## build 27
// aoc_day2
module aoc_day2 (
    input         clock,
    input         reset,
    input  [63:0] data_value,
    input         data_valid,
    output        data_ready,
    output        result_valid,
    output [63:0] result_value
);
    wire [1:0] debug_unused;
    aoc aoc (
        .clock        (clock),
        .reset        (reset),
        .puzzle       (5'b00100),
        .data_value   (data_value),
        .data_valid   (data_valid),
        .data_ready   (data_ready),
        .result_valid (result_valid),
        .result_value (result_value),
        .debug        (debug_unused)
    );
endmodule
clock: 2.75 ns
lec_check: 0
cap_margin: 20
core_margin: 2
core_utilization: 70
cts_cluster_diameter: 356
cts_cluster_size: 30
min_routing_layer: met1
place_density: 0.67
slew_margin: 30
tns_end_percent: 95
run.sh (not shown) runs the stock make flow with config.mk's settings and CLKGATE_MAP_FILE=.
Build 27: aborted in global routing (tool error)
[inputs] build 14 vs build 27
- a deleted CTS_CLUSTER_DIAMETER that had been 356
- a change of CORE_UTILIZATION from 70 to 58
- a change of PLACE_DENSITY from 0.67 to 0.66
- a change of the clock period (ns, I/O delays scaled along) from 2.75 to 3.01
Findings:
Layout checks on build 14: not met. Flow itself completed; violations: setup timing. Taking build 27 as the reference point, the placed wire-length estimate of build 14 falls by about 7.5%. Buffers inserted during post-CTS setup optimization delta for build 14 relative to build 27: 12 lower. Build 14 and build 27 ended up with nearly the same tally of buffers added on design ports. In build 14, weighted congestion at the end of routability-driven global placement is lower than in build 27. Taking build 14 over build 27, the overall die width ratio works out to 1.10. From build 27 to build 14 the numbers moved as follows: post-placement setup slack increased 0.12 ns; total CTS buffers increased 26; clock tree buffer depth essentially unchanged.
The following lists how build 85 was set up differently from build 14:
- an added CTS_CLUSTER_DIAMETER of 97
- a change of CORE_UTILIZATION from 58 to 72
- an added MAX_ROUTING_LAYER of met4
- a change of the clock period (ns, I/O delays scaled along) from 3.01 to 3.06
## What came out
Build 85 finished every stage; the final checks, however, were not passed, the failures being setup timing. As far as iteration count of the initial detailed-routing pass goes, build 85 and build 14 are indistinguishable; the numbers are identical. Compared with build 14, in build 85 global-route usage +7.9 points, count of standard-cell rows -8. In the flow results for build 14 and build 85, the clock buffer and inverter area fraction after layout is smaller on build 85. Diff build 14 -> build 85: register-to-register slack now larger; sequential power share now larger. Build 85 vs build 14, class of the tightest hold or removal check: reg2reg vs in2reg. Summary: with build 14 as the reference, routed wire length in build 85 moved up by a few percent.
For build 34, these inputs were changed with respect to build 85:
- CTS_CLUSTER_DIAMETER now 50, was 97
- MAX_ROUTING_LAYER no longer set, was met4
- CAP_MARGIN now 15, was 20
- SETUP_SLACK_MARGIN now 0.81, previously not set
- the clock period (ns, I/O delays scaled along) now 3.27, was 3.06
## What came out
- Build 34 did not finish; a tool error ended it in global routing.
- [build 34] weighted congestion reported at the end of routability-driven placement rose 0.0035 relative to build 85
- Reported for build 85 and build 34, standard cell core area turned out identical to the last digit.
- Sum of net half-perimeters after detailed placement up about 0.8% in build 34 wrt build 85
- Going from build 85 to build 34, area of placed instances has decreased, number of CTS-inserted buffers has increased, post-synthesis simple-gate area fraction ~0 delta, post-placement setup slack grew by 0.25 ns, CTS H-tree depth increased by 1 relative to the old numbers.
- [compare] base=build 85 new=build 34: post-synthesis adder-cell area fraction flat; number of gates given a new drive strength after cts up about 1600%.

---

Starting RTL as in the previous note.
make LEC_CHECK=0 CAP_MARGIN=20 CORE_ASPECT_RATIO=0.91 CORE_MARGIN=2 CORE_UTILIZATION=72 CTS_CLUSTER_DIAMETER=356 CTS_CLUSTER_SIZE=30 HOLD_SLACK_MARGIN=0.29 MIN_ROUTING_LAYER=met1 PLACE_DENSITY_LB_ADDON=0.0 SETUP_SLACK_MARGIN=-0.23 SLEW_MARGIN=30 TNS_END_PERCENT=85 finish   # period 2.38 ns
The baseline never finished: it broke off in clock tree synthesis, error DPL-0033.
Change:
- CORE_ASPECT_RATIO: 0.91 -> unset
- CORE_UTILIZATION: 72 -> 64
- CTS_CLUSTER_DIAMETER: 356 -> unset
- CTS_CLUSTER_SIZE: 30 -> unset
- HOLD_SLACK_MARGIN: 0.29 -> unset
- MIN_ROUTING_LAYER: met1 -> unset
- PLACE_DENSITY_LB_ADDON: 0.0 -> unset
- SETUP_SLACK_MARGIN: -0.23 -> unset
- SLEW_MARGIN: 30 -> 20
- TNS_END_PERCENT: 85 -> unset
- clock period: 2.38 -> 5.62 ns (I/O delays scaled with it)
After rerunning: This time the run produced a clean layout. Synthesized area is unchanged. Die size goes up by 12%. Synthesized cell count is unchanged.
Change:
- CORE_UTILIZATION: 64 -> 72
- CTS_CLUSTER_DIAMETER: unset -> 62
- PLACE_DENSITY: unset -> 0.66
- clock period: 5.62 -> 4.78 ns (I/O delays scaled with it)
Effect: Die area shrinks by about 11%; worst setup slack loses 0.39 ns; global-route usage rises by 3.7 points; non-clock buffer count climbs by 5; first-iteration DRC count grows by 20%; total power rose by about 17%; maximum frequency is higher by about 12%.
Change:
- CORE_UTILIZATION: 72 -> 40
- CTS_CLUSTER_DIAMETER: 62 -> unset
- PLACE_DENSITY: 0.66 -> unset
- clock period: 4.78 -> 5.0 ns (I/O delays scaled with it)
Routed wire length goes up by 4.3%.
Cell count goes up by 9.5%.
Core utilization goes down by 35 points.
Worst hold slack stays flat.
Fmax goes down by 1.2%.
Final area goes up by 2.2%.
Register-to-register slack gains 0.17 ns.
Sequential cell count is unchanged.
Change:
- CORE_UTILIZATION: 40 -> 67
- CTS_CLUSTER_SIZE: unset -> 20
- clock period: 5.0 -> 3.35 ns (I/O delays scaled with it)
What happened:
- area after synthesis does not change
- worst setup slack degrades by 1.0 ns
- die size fell by 40%
- register-to-register slack degrades by 1.0 ns
- power rose by 55%
- first-iteration DRC count rose by 16%
- hold slack stays flat
- core utilization rose by 32 points
Change:
- CORE_UTILIZATION: 67 -> 68
- CTS_CLUSTER_SIZE: 20 -> 41
- clock period: 3.35 -> 3.22 ns (I/O delays scaled with it)
Power came out higher by a few percent; utilization rises by 2.8 points; area after synthesis does not change; routed wire length increases by a few percent; count of clock-buffer cells in the layout climbs by 4; via count rose by a few percent; sequential cell count does not change; worst hold slack is worse by 0.037 ns; synthesized cell count stays the same; setup slack is worse by 0.026 ns.

---

Starting RTL as in the previous note.
==> flow/design.v (excerpt) <==
module aoc_day2 (
    input         clock,
    input         reset,
    input  [63:0] data_value,
    input         data_valid,
    output        data_ready,
    output        result_valid,
    output [63:0] result_value
);
Settings: LEC_CHECK=0, ABC_AREA=1, CAP_MARGIN=0, CORE_ASPECT_RATIO=1.42, CORE_MARGIN=2, CORE_UTILIZATION=72, CTS_CLUSTER_DIAMETER=400, CTS_CLUSTER_SIZE=97, PLACE_DENSITY=0.41, SETUP_SLACK_MARGIN=-0.14, SLEW_MARGIN=20; clock period 2.19 ns.
The starting point died in 5_1_grt.
Change:
--- a/flow/config.mk
+++ b/flow/config.mk
@@ -8 +7,0 @@
-export ABC_AREA = 1
@@ -10 +8,0 @@
-export CORE_ASPECT_RATIO = 1.42
@@ -13,4 +11,3 @@
-export CTS_CLUSTER_DIAMETER = 400
-export CTS_CLUSTER_SIZE = 97
-export PLACE_DENSITY = 0.41
-export SETUP_SLACK_MARGIN = -0.14
+export CTS_CLUSTER_DIAMETER = 62
+export CTS_CLUSTER_SIZE = 20
+export PLACE_DENSITY = 0.66
==> flow/constraint.sdc (replaced) <==
create_clock -name core_clock -period 4.47 [get_ports {clock}]
set_input_delay 0.8940 -clock core_clock [delete_from_list [all_inputs] [get_ports {clock}]]
set_output_delay 0.8940 -clock core_clock [all_outputs]
set_load 0.01 [all_outputs]
Now the flow finished with timing, DRC and antenna clean.
Area after synthesis is lower by 12%.
Die area is lower by 12%.
Synthesized cell count is lower by 29%.
Change:
--- a/flow/config.mk
+++ b/flow/config.mk
@@ -8 +8 @@
-export CAP_MARGIN = 0
+export CAP_MARGIN = 20
@@ -10,4 +10 @@
-export CORE_UTILIZATION = 72
-export CTS_CLUSTER_DIAMETER = 62
-export CTS_CLUSTER_SIZE = 20
-export PLACE_DENSITY = 0.66
+export CORE_UTILIZATION = 10
==> flow/constraint.sdc (replaced) <==
create_clock -name core_clock -period 5.62 [get_ports {clock}]
set_input_delay 1.1240 -clock core_clock [delete_from_list [all_inputs] [get_ports {clock}]]
set_output_delay 1.1240 -clock core_clock [all_outputs]
set_load 0.01 [all_outputs]
Outcome: The changed run ran to the end with no violations; final cell count rose by 78%; first-iteration DRC count fell by 23%; routed wire length rose by 27%; count of clock-buffer cells in the layout rose by 25; maximum frequency fell by 3.5%; setup slack gains 1.0 ns; clock skew rose by 0.011 ns.

---

Starting RTL as in the previous note.
clock: 2.75 ns
lec_check: 0
cap_margin: 20
core_aspect_ratio: 0.91
core_margin: 2
core_utilization: 72
cts_cluster_diameter: 356
cts_cluster_size: 30
min_routing_layer: met1
place_density: 0.67
setup_slack_margin: 0.82
slew_margin: 30
tns_end_percent: 95
The starting point did not get past global routing.
==> next run, changes <==
CORE_ASPECT_RATIO = default   (was 0.91)
CTS_CLUSTER_DIAMETER = 50   (was 356)
PLACE_DENSITY = 0.66   (was 0.67)
SETUP_SLACK_MARGIN = default   (was 0.82)
clock period = 3.01 ns   (was 2.75 ns; I/O delays follow)
Effect: The new run completed, yet does not pass: negative setup slack; die area hardly moves; synthesized cell count is unchanged; synthesized area is unchanged.
==> next run, changes <==
CORE_UTILIZATION = 58   (was 72)
CTS_CLUSTER_DIAMETER = default   (was 50)
PLACE_DENSITY = 0.64   (was 0.66)
clock period = 2.96 ns   (was 3.01 ns; I/O delays follow)
The new run finished but fails on negative setup slack.
Die area rose by 24%.
Global-route usage fell by 9.9 points.
Final area rose by 3.1%.
Sequential power stays flat.
==> next run, changes <==
CORE_UTILIZATION = 40   (was 58)
CTS_CLUSTER_SIZE = default   (was 30)
MIN_ROUTING_LAYER = default   (was met1)
PLACE_DENSITY = default   (was 0.64)
SLEW_MARGIN = 20   (was 30)
TNS_END_PERCENT = default   (was 95)
clock period = 3.93 ns   (was 2.96 ns; I/O delays follow)
Result: This time the run finished with timing, DRC and antenna clean; critical path depth decreases by 2; setup slack gains 0.42 ns; die size increases by 44%; core utilization decreases by 29 points; power decreases by 33%; clock power decreases by 22%; synthesized cell count stays the same; clock-buffer cell count does not change; global-route usage decreases by 9.3 points; design area decreases by 10%.

---

aoc_day2 again, from the RTL that the note above started with.
Settings: LEC_CHECK=0, CAP_MARGIN=20, CORE_MARGIN=2, CORE_UTILIZATION=72, MAX_ROUTING_LAYER=met4, PLACE_DENSITY=0.89, SETUP_SLACK_MARGIN=0.88, SLEW_MARGIN=20; clock period 3.18 ns.
The starting point failed in 5_1_grt (GRT-0232).
Rerun with:
- ABC_AREA: unset -> 1
- CORE_ASPECT_RATIO: unset -> 1.4
- CTS_CLUSTER_SIZE: unset -> 10
- MAX_ROUTING_LAYER: met4 -> unset
- PLACE_DENSITY: 0.89 -> unset
- SETUP_SLACK_MARGIN: 0.88 -> unset
- clock period: 3.18 -> 1.14 ns (I/O delays scaled with it)
Outcome: The changed run aborted during 4_1_cts, error DPL-0038; synthesized cell count goes up by well over a third; die area went up by roughly a tenth; synthesized area is higher by roughly a tenth.

---

aoc_day2 again, from the RTL that the note above started with.
clock: 2.17 ns
lec_check: 0
abc_area: 0
cap_margin: 20
core_margin: 2
core_utilization: 72
cts_cluster_diameter: 400
cts_cluster_size: 95
hold_slack_margin: 0.3
place_density: 0.4
slew_margin: 20
tns_end_percent: 10
The first run aborted during global routing (5_1_grt), error GRT-0232.
Then changed:
Settings changed: CAP_MARGIN 20 to 15, HOLD_SLACK_MARGIN 0.3 to unset.
The new run died in global routing (5_1_grt) with GRT-0183; synthesized area does not change; die size does not change; synthesized cell count does not change.
Then changed:
Settings changed: ABC_AREA 0 to unset, CAP_MARGIN 15 to 20, CORE_UTILIZATION 72 to 63, CTS_CLUSTER_DIAMETER 400 to unset, CTS_CLUSTER_SIZE 95 to unset, PLACE_DENSITY 0.4 to unset, TNS_END_PERCENT 10 to unset.
Clock period 2.17 ns to 5.62 ns, I/O delays scaled along.
Outcome: With this change the flow completed with no timing, DRC or antenna violations; die size goes up by roughly a tenth; synthesized cell count stays the same; area after synthesis stays the same.

---

== main ==
aoc_day2 again, from the RTL that the note above started with.
Settings: LEC_CHECK=0, CAP_MARGIN=20, CORE_MARGIN=2, CORE_UTILIZATION=72, CTS_CLUSTER_SIZE=41, PLACE_DENSITY=0.92, SETUP_SLACK_MARGIN=0.32, SLEW_MARGIN=20; clock period 3.22 ns.
main: it failed during 5_1_grt, and the tool reported GRT-0232.
diff inputs: main => the feature branch
- CORE_UTILIZATION: 72 -> 66
- MAX_ROUTING_LAYER: unset -> met4
- PLACE_DENSITY: 0.92 -> unset
- CTS_CLUSTER_SIZE: 41 -> unset
- SETUP_SLACK_MARGIN: 0.32 -> unset
- the clock period (ns, I/O delays scaled along): 3.22 -> 3.18
Notes after the runs:
Every stage of the flow completed for the feature branch, and the final layout passed the timing, DRC and antenna checks. Standard-cell row count, the feature branch vs main: up by a few percent. Routability congestion estimate from global placement: the feature branch and main compared, higher one is main. Across both runs, total clock buffers created by CTS was higher for the feature branch than for main. Changes observed in the feature branch relative to main: number of post-CTS setup repair buffers decreased by 38 relative to the old numbers, count of placed standard cells including taps increased by 39 relative to the old numbers, xor-xnor portion of the synthesized cell area closely matched the old numbers, post-cts repair resize count decreased by 187 relative to the old numbers, minimum setup slack after placement decreased by 0.069 ns relative to the old numbers.

---

Setup of v33:
aoc_day2 again, from the RTL that the note above started with.
Settings: LEC_CHECK=0, ABC_AREA=0, CAP_MARGIN=20, CELL_PAD_IN_SITES_DETAIL_PLACEMENT=1, CELL_PAD_IN_SITES_GLOBAL_PLACEMENT=0, CORE_ASPECT_RATIO=0.71, CORE_MARGIN=2, CORE_UTILIZATION=32, CTS_CLUSTER_SIZE=85, GPL_ROUTABILITY_DRIVEN=1, MIN_ROUTING_LAYER=met1, PLACE_DENSITY_LB_ADDON=0.09, SLEW_MARGIN=20, TNS_END_PERCENT=60; clock period 5.78 ns.
v33 has completed all stages; timing, DRC and antenna checks passed.
[inputs] v50 vs v33
- a deleted MIN_ROUTING_LAYER that had been met1
- a change of CORE_UTILIZATION from 32 to 40
- a deleted TNS_END_PERCENT that had been 60
- a change of ABC_AREA from 0 to 1
- a deleted CORE_ASPECT_RATIO that had been 0.71
- a deleted GPL_ROUTABILITY_DRIVEN that had been 1
- a deleted CELL_PAD_IN_SITES_DETAIL_PLACEMENT that had been 1
- a change of CELL_PAD_IN_SITES_GLOBAL_PLACEMENT from 0 to 1
- a change of the clock period (ns, I/O delays scaled along) from 5.78 to 5.0
==> results <==
- Compare v33 and v50 | CTS buffer count higher: v50
- [compare] base=v33 new=v50: netlist area before placement now sits higher, maximum frequency from static timing analysis has increased, length of the first detailed-routing pass in iterations moved up.
- Reported for v33 and v50, count of antenna diodes in the layout turned out identical to the last digit.
- v50 vs v33, end point of the critical path: aoc._90[3]$_SDFFE_PP0P_ vs aoc.range[32]$_SDFFE_PP0P_
Inputs modified between v50 and v19:
- MIN_ROUTING_LAYER newly set to met2
- CORE_UTILIZATION changed from 40 to 41
- CTS_CLUSTER_SIZE removed (was 85)
- ABC_AREA changed from 1 to 0
- CTS_CLUSTER_DIAMETER newly set to 66
- CELL_PAD_IN_SITES_GLOBAL_PLACEMENT removed (was 1)
--- outcome ---
Global routing usage summed across all routing layers, v19 and v50: lower on v50
Comparing v19 and v50, critical path depth is lower on v19.
Final total power in v19 is about 18% below v50.
The core of v19 is more densely filled than that of v50.
On number of endpoints failing setup at the final stage, v50 tracks v19 almost exactly.
For the logic gate share of total power, v19 came in 5.0 points lower than v50 did.
Compared to v50, the router laid down less metal wire for v19.
[compare] base=v50 new=v19: non-clock buffer count rose by 3.1%, post-synthesis cell area went down, arrival time reported for the critical path endpoint went up 740 ps.
Setup changes, v19 to v29
- clearing MIN_ROUTING_LAYER, which used to be met2
- clearing CTS_CLUSTER_DIAMETER, which used to be 66
- clearing PLACE_DENSITY_LB_ADDON, which used to be 0.09
- swapping 0 for 1 in ABC_AREA
- swapping 41 for 65 in CORE_UTILIZATION
- swapping 5.0 for 1.14 in the clock period (ns, I/O delays scaled along)
==> comparison <==
Measured against v19, the total nets after synthesis of v29 comes out at 1.4 times the reference value.
Across both runs, die boundary height was lower for v29 than for v19.
Higher number of gates given a new drive strength after cts was reported by v29, not v19.
Looking at number of cells in Yosys stat, v29 sits above v19.
When v29 is set beside v19, its complex-gate fraction of the synthesized area turns out to be 6.1 points smaller.
What ended v29 was a tool error in global routing; the run never finished.
| area of the core region | v29 vs v19 | about 28% lower |
What v19 reported for average footprint of a synthesized cell has to be multiplied by 0.810 to get the figure for v29.
Looking at worst slack after detailed placement, v29 sits below v19.
Sort v19 and v29 by full die area, ascending, and v29 comes first.
v29 against v19; cell area after synthesis is up by more than 10%.
## Diff of input files: v42 against v29
- putting CTS_CLUSTER_SIZE at 10 where nothing was set
- swapping 65 for 68 in CORE_UTILIZATION
- putting CORE_ASPECT_RATIO at 0.69 where nothing was set
## What came out
Taking v42 over v29, the vertical die dimension ratio works out to 0.816. v42 did not run to completion, as it errored out during clock tree synthesis. For v29, the flow was terminated by a tool error in global routing and produced no final design. From v29 to v42 the numbers moved as follows: post-synth design cell area essentially unchanged; number of core rows went down 20%; horizontal extent of the die moved up; count of library flops with an enable pin shows no meaningful change; area figure in the yosys stat output roughly the same.
Power figures rest on the tool's default switching activity, not on a simulated workload.
